## sorting_system
module sorting_system(
    input wire clk,              
    input wire rst_n,            
    input wire btn_manual_1,     
    input wire btn_manual_2,     
    input wire sensor_out,
    output wire s0, s1,
    output wire s2, s3,
    output wire led_r, led_g, led_b,
    input wire ir_sensor,        
    output wire servo_pwm_1,     
    output wire servo_pwm_2,     
    output wire led_ir_status    
);
Settings: LEC_CHECK=0, CAP_MARGIN=15, CORE_ASPECT_RATIO=1.71, CORE_MARGIN=2, CORE_UTILIZATION=40, CTS_CLUSTER_DIAMETER=229, GPL_TIMING_DRIVEN=1, HOLD_SLACK_MARGIN=-0.07, MAX_ROUTING_LAYER=met4, MIN_ROUTING_LAYER=met2, PLACE_DENSITY_LB_ADDON=0.12, SLEW_MARGIN=40, TNS_END_PERCENT=75; clock period 8.0 ns.
run.sh (not shown) runs the stock make flow with config.mk's settings and CLKGATE_MAP_FILE=.
The starting point completed with no timing, DRC or antenna violations.
Change:
CAP_MARGIN = 5   (was 15)
CELL_PAD_IN_SITES_GLOBAL_PLACEMENT = 2   (was not set)
CORE_ASPECT_RATIO = 1.27   (was 1.71)
CTS_CLUSTER_DIAMETER = not set   (was 229)
CTS_CLUSTER_SIZE = 54   (was not set)
GPL_TIMING_DRIVEN = not set   (was 1)
HOLD_SLACK_MARGIN = 0.1   (was -0.07)
MAX_ROUTING_LAYER = not set   (was met4)
PLACE_DENSITY_LB_ADDON = not set   (was 0.12)
SLEW_MARGIN = 20   (was 40)
TNS_END_PERCENT = not set   (was 75)
After rerunning:
- The changed run produced a layout that fails on design-rule violations
- wire length drops by 1.0%
- setup slack got worse by 0.0074 ns
- power increases by about 6.5%
- hold slack is about the same
- final cell count went up by about 0.5%
- synthesized area does not change
- via count shrinks by 1.2%
- final area rises by 0.48%
- core utilization barely changes
- global-route usage went down by 1.4 points
Change:
CAP_MARGIN = 20   (was 5)
CORE_ASPECT_RATIO = not set   (was 1.27)
HOLD_SLACK_MARGIN = not set   (was 0.1)
MIN_ROUTING_LAYER = not set   (was met2)
What happened: The changed run went through all stages and came out clean; die size is about the same; synthesized cell count is unchanged; cell area is about the same; wire length fell by 6.7%.

build 29:
The RTL this note starts from:
==> flow/design.v <==
`timescale 1ns / 1ps
module sorting_system(
    input wire clk,              
    input wire rst_n,            
    input wire btn_manual_1,     
    input wire btn_manual_2,     
    input wire sensor_out,
    output wire s0, s1,
    output wire s2, s3,
    output wire led_r, led_g, led_b,
    input wire ir_sensor,        
    output wire servo_pwm_1,     
    output wire servo_pwm_2,     
    output wire led_ir_status    
);
    wire [1:0] detected_color;  
    tcs3200_core_v3 #(
        .SAMPLE_TIME(2500)
    ) color_sensor_inst (
        .clk(clk), .rst_n(rst_n),
        .sensor_out(sensor_out),
        .s0(s0), .s1(s1), .s2(s2), .s3(s3),
        .color_id(detected_color),
        .led_r(led_r), .led_g(led_g), .led_b(led_b)
    );
    reg ir_s1, ir_s2;
    wire ir_edge;
    always @(posedge clk) begin
        if (rst_n) begin
            ir_s1 <= 1'b1;
            ir_s2 <= 1'b1;
        end else begin
            ir_s1 <= ir_sensor;
            ir_s2 <= ir_s1;
        end
    end
    assign ir_edge = (ir_s2 == 1'b1 && ir_s1 == 1'b0);
    assign led_ir_status = ~ir_s2;  
    reg trig_1, trig_2;
    always @(posedge clk) begin
        if (rst_n) begin
            trig_1 <= 0;
            trig_2 <= 0;
        end else begin
            trig_1 <= 0;
            trig_2 <= 0;
            if (ir_edge) begin
                if (detected_color == 2'd1) trig_1 <= 1;
                else if (detected_color == 2'd2) trig_2 <= 1;
            end
        end
    end
    servo_core #(
        .START_DELAY(26250),
        .HOLD_TIME(30000)
    ) servo_1_inst (
        .clk(clk), .rst_n(rst_n),
        .activate(trig_1 | btn_manual_1),
        .pwm_out(servo_pwm_1)
    );
    servo_core #(
        .START_DELAY(50000),
        .HOLD_TIME(30000)
    ) servo_2_inst (
        .clk(clk), .rst_n(rst_n),
        .activate(trig_2 | btn_manual_2),
        .pwm_out(servo_pwm_2)
    );
endmodule
module tcs3200_core_v3(
    input clk, rst_n, sensor_out,
    output wire s0, s1,
    output reg s2, s3,
    output reg [1:0] color_id,
    output reg led_r, led_g, led_b
);
    assign s0 = 1; assign s1 = 1;  
    parameter SAMPLE_TIME = 12500000;  
    localparam RED=0, BLUE=1, GREEN=2;
    reg [1:0] state;
    reg [31:0] timer, counter;
    reg [31:0] r_val, g_val, b_val;
    reg s_in_d, s_in_d2;
    wire s_edge = s_in_d & ~s_in_d2;
    always @(posedge clk) begin
        if (rst_n) begin s_in_d <= 1'b0; s_in_d2 <= 1'b0; end
        else begin s_in_d <= sensor_out; s_in_d2 <= s_in_d; end
    end
    always @(posedge clk) begin
        if (rst_n) begin
            state <= RED; timer <= 0; counter <= 0; s2 <= 0; s3 <= 0;
            r_val <= 0; g_val <= 0; b_val <= 0;
            color_id <= 0; led_r<=0; led_g<=0; led_b<=0;
        end else begin
            if (timer < SAMPLE_TIME) begin
                timer <= timer + 1;
                if (s_edge) counter <= counter + 1;
            end else begin
                timer <= 0; counter <= 0;
                case(state)
                    RED: begin r_val <= counter; state <= BLUE; s2<=0; s3<=1; end
                    BLUE: begin b_val <= counter; state <= GREEN; s2<=1; s3<=1; end
                    GREEN: begin
                        g_val <= counter; state <= RED; s2<=0; s3<=0;
                        if ((r_val + g_val + b_val) > 1000) begin
                            if(r_val > g_val && r_val > b_val) begin
                                color_id <= 1; led_r<=1; led_g<=0; led_b<=0;
                            end else if(g_val > r_val && g_val > b_val) begin
                                color_id <= 2; led_r<=0; led_g<=1; led_b<=0;
                            end else if(b_val > r_val && b_val > g_val) begin
                                color_id <= 3; led_r<=0; led_g<=0; led_b<=1;
                            end
                        end else begin
                             led_r<=0; led_g<=0; led_b<=0;
                        end
                    end
                    default: begin state <= RED; s2<=0; s3<=0; end
                endcase
            end
        end
    end
endmodule
module servo_core #(
    parameter START_DELAY = 0,       
    parameter HOLD_TIME = 125000000  
)(
    input clk, rst_n, activate,
    output reg pwm_out
);
    parameter PWM_TOP = 2500;        
    parameter MIN_PULSE = 62;        
    parameter TARGET_PULSE = 146;    
    parameter STEP = 1;              
    reg [31:0] cnt;
    reg [31:0] duty;
    localparam IDLE=0, WAIT_DELAY=1, MOVE=2, HOLD=3, RETURN=4;
    reg [2:0] state;
    reg [31:0] general_timer;  
    always @(posedge clk) begin
        if (rst_n) begin
            state <= IDLE; duty <= MIN_PULSE; general_timer <= 0;
            cnt <= 0; pwm_out <= 0;
        end else begin
            if (cnt < PWM_TOP) cnt <= cnt + 1; else cnt <= 0;
            pwm_out <= (cnt < duty) ? 1 : 0;
            case(state)
                IDLE: begin
                    duty <= MIN_PULSE;
                    general_timer <= 0;
                    if (activate) begin
                        if (START_DELAY > 0) state <= WAIT_DELAY;
                        else state <= MOVE;
                    end
                end
                WAIT_DELAY: begin
                    if (general_timer < START_DELAY) begin
                        general_timer <= general_timer + 1;
                    end else begin
                        general_timer <= 0;
                        state <= MOVE;
                    end
                end
                MOVE: begin
                    if (duty < TARGET_PULSE) duty <= duty + STEP;
                    else begin
                        duty <= TARGET_PULSE;
                        general_timer <= 0;
                        state <= HOLD;
                    end
                end
                HOLD: begin
                    if (general_timer < HOLD_TIME) general_timer <= general_timer + 1;
                    else state <= RETURN;
                end
                RETURN: begin
                    if (duty > MIN_PULSE) duty <= duty - STEP;
                    else state <= IDLE;
                end
                default: state <= IDLE;
            endcase
        end
    end
endmodule
export LEC_CHECK = 0
export ABC_AREA = 1
export CAP_MARGIN = 20
export CELL_PAD_IN_SITES_GLOBAL_PLACEMENT = 0
export CORE_ASPECT_RATIO = 0.97
export CORE_MARGIN = 2
export CORE_UTILIZATION = 72
export CTS_CLUSTER_DIAMETER = 354
export HOLD_SLACK_MARGIN = 0.29
export MAX_ROUTING_LAYER = met5
export SLEW_MARGIN = 20
export TNS_END_PERCENT = 75
create_clock -name core_clock -period 2.59 [get_ports {clk}]
Build 29 completed end to end; final checks failed (setup timing).
Input changes introduced in build 92 (baseline for comparison: build 29):
Settings: CTS_CLUSTER_DIAMETER changed from 354 to 43; CORE_ASPECT_RATIO removed (was 0.97); MAX_ROUTING_LAYER removed (was met5); PLACE_DENSITY newly set to 0.37; CELL_PAD_IN_SITES_GLOBAL_PLACEMENT removed (was 0); SETUP_SLACK_MARGIN newly set to 0.64; TNS_END_PERCENT removed (was 75); the clock period (ns, I/O delays scaled along) changed from 2.59 to 2.79.
### Flow results
- Build 92 never completed, since it errored out during global routing (5_1_grt).
- Between build 92 and build 29, post-CTS setup-driven buffer insertion count is lower for build 29, build 92 comes in above that.
- As far as fraction of the mapped netlist area in simple logic gates goes, build 29 and build 92 are indistinguishable; the numbers are identical.
- Going from build 29 to build 92, global placer's final weighted congestion grows by 0.0096.
- Build 92 vs. build 29: number of rows created at floorplan went up; Yosys chip area did not really move; vertical die dimension went up.
diff inputs: build 92 => build 74
Settings: PLACE_DENSITY_LB_ADDON now 0.01, previously not set; PLACE_DENSITY no longer set, was 0.37; GPL_ROUTABILITY_DRIVEN now 0, previously not set; SETUP_SLACK_MARGIN no longer set, was 0.64; CTS_CLUSTER_DIAMETER now 313, was 43; the clock period (ns, I/O delays scaled along) now 2.65, was 2.79.
Findings:
- STATUS run=build 74 STAGES=ALL_DONE FINAL_CHECKS=FAILED CAUSE=setup timing
- Flow for build 92 halted at global routing (5_1_grt), error code DPL-0038.
- Cmp build 74 vs build 92: pre-CTS setup slack lower in build 74
- Changes observed in build 74 relative to build 92: clock buffer count from CTS lost 9.1%, synthesized area level.
Setup changes, build 74 to build 88
Settings: PLACE_DENSITY_LB_ADDON removed (was 0.01); HOLD_SLACK_MARGIN removed (was 0.29); TNS_END_PERCENT newly set to 5; CTS_CLUSTER_SIZE newly set to 100; CTS_CLUSTER_DIAMETER removed (was 313); GPL_ROUTABILITY_DRIVEN removed (was 0); the clock period (ns, I/O delays scaled along) changed from 2.65 to 2.46.
Notes after the runs:
- Status for build 88 and build 74: no clean run
- In terms of total number of nets in the final design, build 88 and build 74 differ only marginally.
- When build 88 is set beside build 74, its worst setup slack turns out to be 0.15 ns smaller.
- [diff] power, build 88 relative to build 74: regression
- In build 88, detailed route wirelength on metal2 is higher than in build 74.
- The fraction of standard cell area that is sequential of build 88 is higher than that of build 74.
- Compared with build 74, in build 88 share of total power in combinational logic lower, area growth from synthesis to final layout lower, area of the synthesized netlist per yosys stat roughly the same, post-detailed-placement cell area higher, hold slack lower.
- Build 88 vs build 74, class of the tightest hold or removal check: in2reg vs reg2reg
- Capturing element of the worst setup path = color_sensor_inst.led_g: build 88; capturing element of the worst setup path = color_sensor_inst.color_id[2]: build 74

// sorting_system: RTL as listed in full above, without the edits since
make LEC_CHECK=0 CAP_MARGIN=20 CORE_MARGIN=2 CORE_UTILIZATION=70 SLEW_MARGIN=20 finish   # period 3.73 ns
The first run reached the layout checks and failed them: negative setup slack.
==> next run, changes <==
CORE_UTILIZATION = 40   (was 70)
clock period = 8.0 ns   (was 3.73 ns; I/O delays follow)
After rerunning: With this change the flow completed with no timing, DRC or antenna violations; clock skew is about the same; worst setup slack improved by 4000 ps; total power decreases by 52%; fmax is lower by about 5.5%; sequential power shrinks by about 53%; combinational power went down by 55%; hold slack gets worse by 13 ps; design area went down by about 4%; core utilization came out lower by 38 points.
==> next run, changes <==
ABC_AREA = 1   (was unset)
CAP_MARGIN = 40   (was 20)
CELL_PAD_IN_SITES_GLOBAL_PLACEMENT = 2   (was unset)
CORE_ASPECT_RATIO = 1.27   (was unset)
CTS_CLUSTER_SIZE = 54   (was unset)
GPL_ROUTABILITY_DRIVEN = 0   (was unset)
HOLD_SLACK_MARGIN = 0.1   (was unset)
MIN_ROUTING_LAYER = met2   (was unset)
PLACE_DENSITY = 0.75   (was unset)
What happened:
- clock power went up by about 2%
- power went up by 9.9%
- count of clock-buffer cells in the layout went up by 1
- final cell count went up by 14%
- via count went up by 51%
==> next run, changes <==
ABC_AREA = unset   (was 1)
CAP_MARGIN = 20   (was 40)
CELL_PAD_IN_SITES_GLOBAL_PLACEMENT = unset   (was 2)
CORE_ASPECT_RATIO = unset   (was 1.27)
CTS_CLUSTER_SIZE = unset   (was 54)
GPL_ROUTABILITY_DRIVEN = unset   (was 0)
HOLD_SLACK_MARGIN = unset   (was 0.1)
MIN_ROUTING_LAYER = unset   (was met2)
PLACE_DENSITY = unset   (was 0.75)
PLACE_DENSITY_LB_ADDON = 0.12   (was unset)
TNS_END_PERCENT = 10   (was unset)
After rerunning:
- clock power goes up by about 2%
- worst setup slack is worse by 890 ps
- hold slack improves by 12 ps

Starts from the design.v that is shown in full above.
Settings: LEC_CHECK=0, ABC_AREA=1, CAP_MARGIN=20, CORE_ASPECT_RATIO=0.92, CORE_MARGIN=2, CORE_UTILIZATION=72, GPL_ROUTABILITY_DRIVEN=0, HOLD_SLACK_MARGIN=0.3, SLEW_MARGIN=20; clock period 2.46 ns.
The starting point finished but failed the layout checks on negative setup slack.
Rerun with:
- CORE_ASPECT_RATIO: 0.92 -> not set
- CTS_CLUSTER_DIAMETER: not set -> 102
- GPL_ROUTABILITY_DRIVEN: 0 -> not set
- HOLD_SLACK_MARGIN: 0.3 -> 0.29
- clock period: 2.46 -> 2.65 ns (I/O delays scaled with it)
Result: The new run finished but failed the layout checks on negative setup slack. Via count grows by 0.60%. Worst setup slack gets better by 0.16 ns. First-iteration DRC count climbs by 5.2%. Final area goes down by 0.89%. Die size stays flat. Area after synthesis is unchanged. Count of clock-buffer cells in the layout is unchanged. Final cell count is lower by 0.70%.
Rerun with:
- ABC_AREA: 1 -> not set
- CORE_UTILIZATION: 72 -> 40
- CTS_CLUSTER_DIAMETER: 102 -> not set
- HOLD_SLACK_MARGIN: 0.29 -> not set
- clock period: 2.65 -> 3.22 ns (I/O delays scaled with it)
Effect:
- The changed run finished but fails on negative setup slack
- core utilization falls by 37 points
- worst setup slack is worse by 0.53 ns
- first-iteration DRC count falls by about 50%
Rerun with:
- CORE_UTILIZATION: 40 -> 65
- CTS_CLUSTER_SIZE: not set -> 59
- MAX_ROUTING_LAYER: not set -> met4
- clock period: 3.22 -> 6.6 ns (I/O delays scaled with it)
Now the flow produced a clean layout.
Routed wire length is lower by 9.7%.
Final cell count is lower by 15%.
First-iteration DRC count is higher by 19%.
Die size is lower by 38%.

RTL: the design.v shown in full above, as it stands there.
export LEC_CHECK = 0
export ABC_AREA = 1
export CAP_MARGIN = 20
export CELL_PAD_IN_SITES_GLOBAL_PLACEMENT = 0
export CORE_ASPECT_RATIO = 0.97
export CORE_MARGIN = 2
export CORE_UTILIZATION = 72
export HOLD_SLACK_MARGIN = 0.26
export MAX_ROUTING_LAYER = met5
export SETUP_SLACK_MARGIN = -0.24
export SLEW_MARGIN = 20
export TNS_END_PERCENT = 75
create_clock -name core_clock -period 2.51 [get_ports {clk}]
The first run finished but fails on setup timing.
Rerun with:
Settings changed: CORE_ASPECT_RATIO 0.97 to 0.91, CTS_CLUSTER_DIAMETER set to 58, HOLD_SLACK_MARGIN 0.26 to -0.09, SETUP_SLACK_MARGIN -0.24 to -0.15.
Clock period 2.51 ns to 2.53 ns, I/O delays scaled along.
The new run finished with setup timing left.
Total power falls by 6.4%.
Global-route usage rises by 1.1 points.
Worst setup slack improved by 0.027 ns.
Final area falls by 1.1%.
Synthesized cell count stays the same.
Critical path depth rises by 1.
Final cell count is about the same.
Via count rises by 0.56%.
Fmax hardly moves.

== old ==
Starts from the design.v that is shown in full above.
Settings: LEC_CHECK=0, ABC_AREA=1, CAP_MARGIN=20, CORE_MARGIN=2, CORE_UTILIZATION=72, CTS_CLUSTER_SIZE=99, SLEW_MARGIN=20, TNS_END_PERCENT=5; clock period 2.46 ns.
Ran to the end and failed final checks on setup timing: old.
Modified inputs, new compared to old
# old
export LEC_CHECK = 0
export ABC_AREA = 1
export CAP_MARGIN = 20
export CORE_MARGIN = 2
export CORE_UTILIZATION = 72
export CTS_CLUSTER_SIZE = 99
export SLEW_MARGIN = 20
export TNS_END_PERCENT = 5
create_clock -name core_clock -period 2.46 [get_ports {clk}]
# new
export LEC_CHECK = 0
export CAP_MARGIN = 20
export CORE_MARGIN = 2
export CORE_UTILIZATION = 53
export SLEW_MARGIN = 20
create_clock -name core_clock -period 4.43 [get_ports {clk}]
Notes after the runs:
- new ended with every stage complete and zero timing, DRC or antenna violations.
- Required time at the endpoint of the critical path, old and new: smaller value in old
- Summary of new over old: worst slack on hold paths higher; minimum period implied by the final worst setup slack shows an increase of 1120 ps; clock skew picked up an extra 7.4 ps.
- Summary of new over old: fraction of synthesized area in multiplexers went up, portion of the layout cell area used by non-clock buffers now sits lower, sequential cell area in the final layout neither gained nor lost much.
Power and IR drop assume default switching activity.
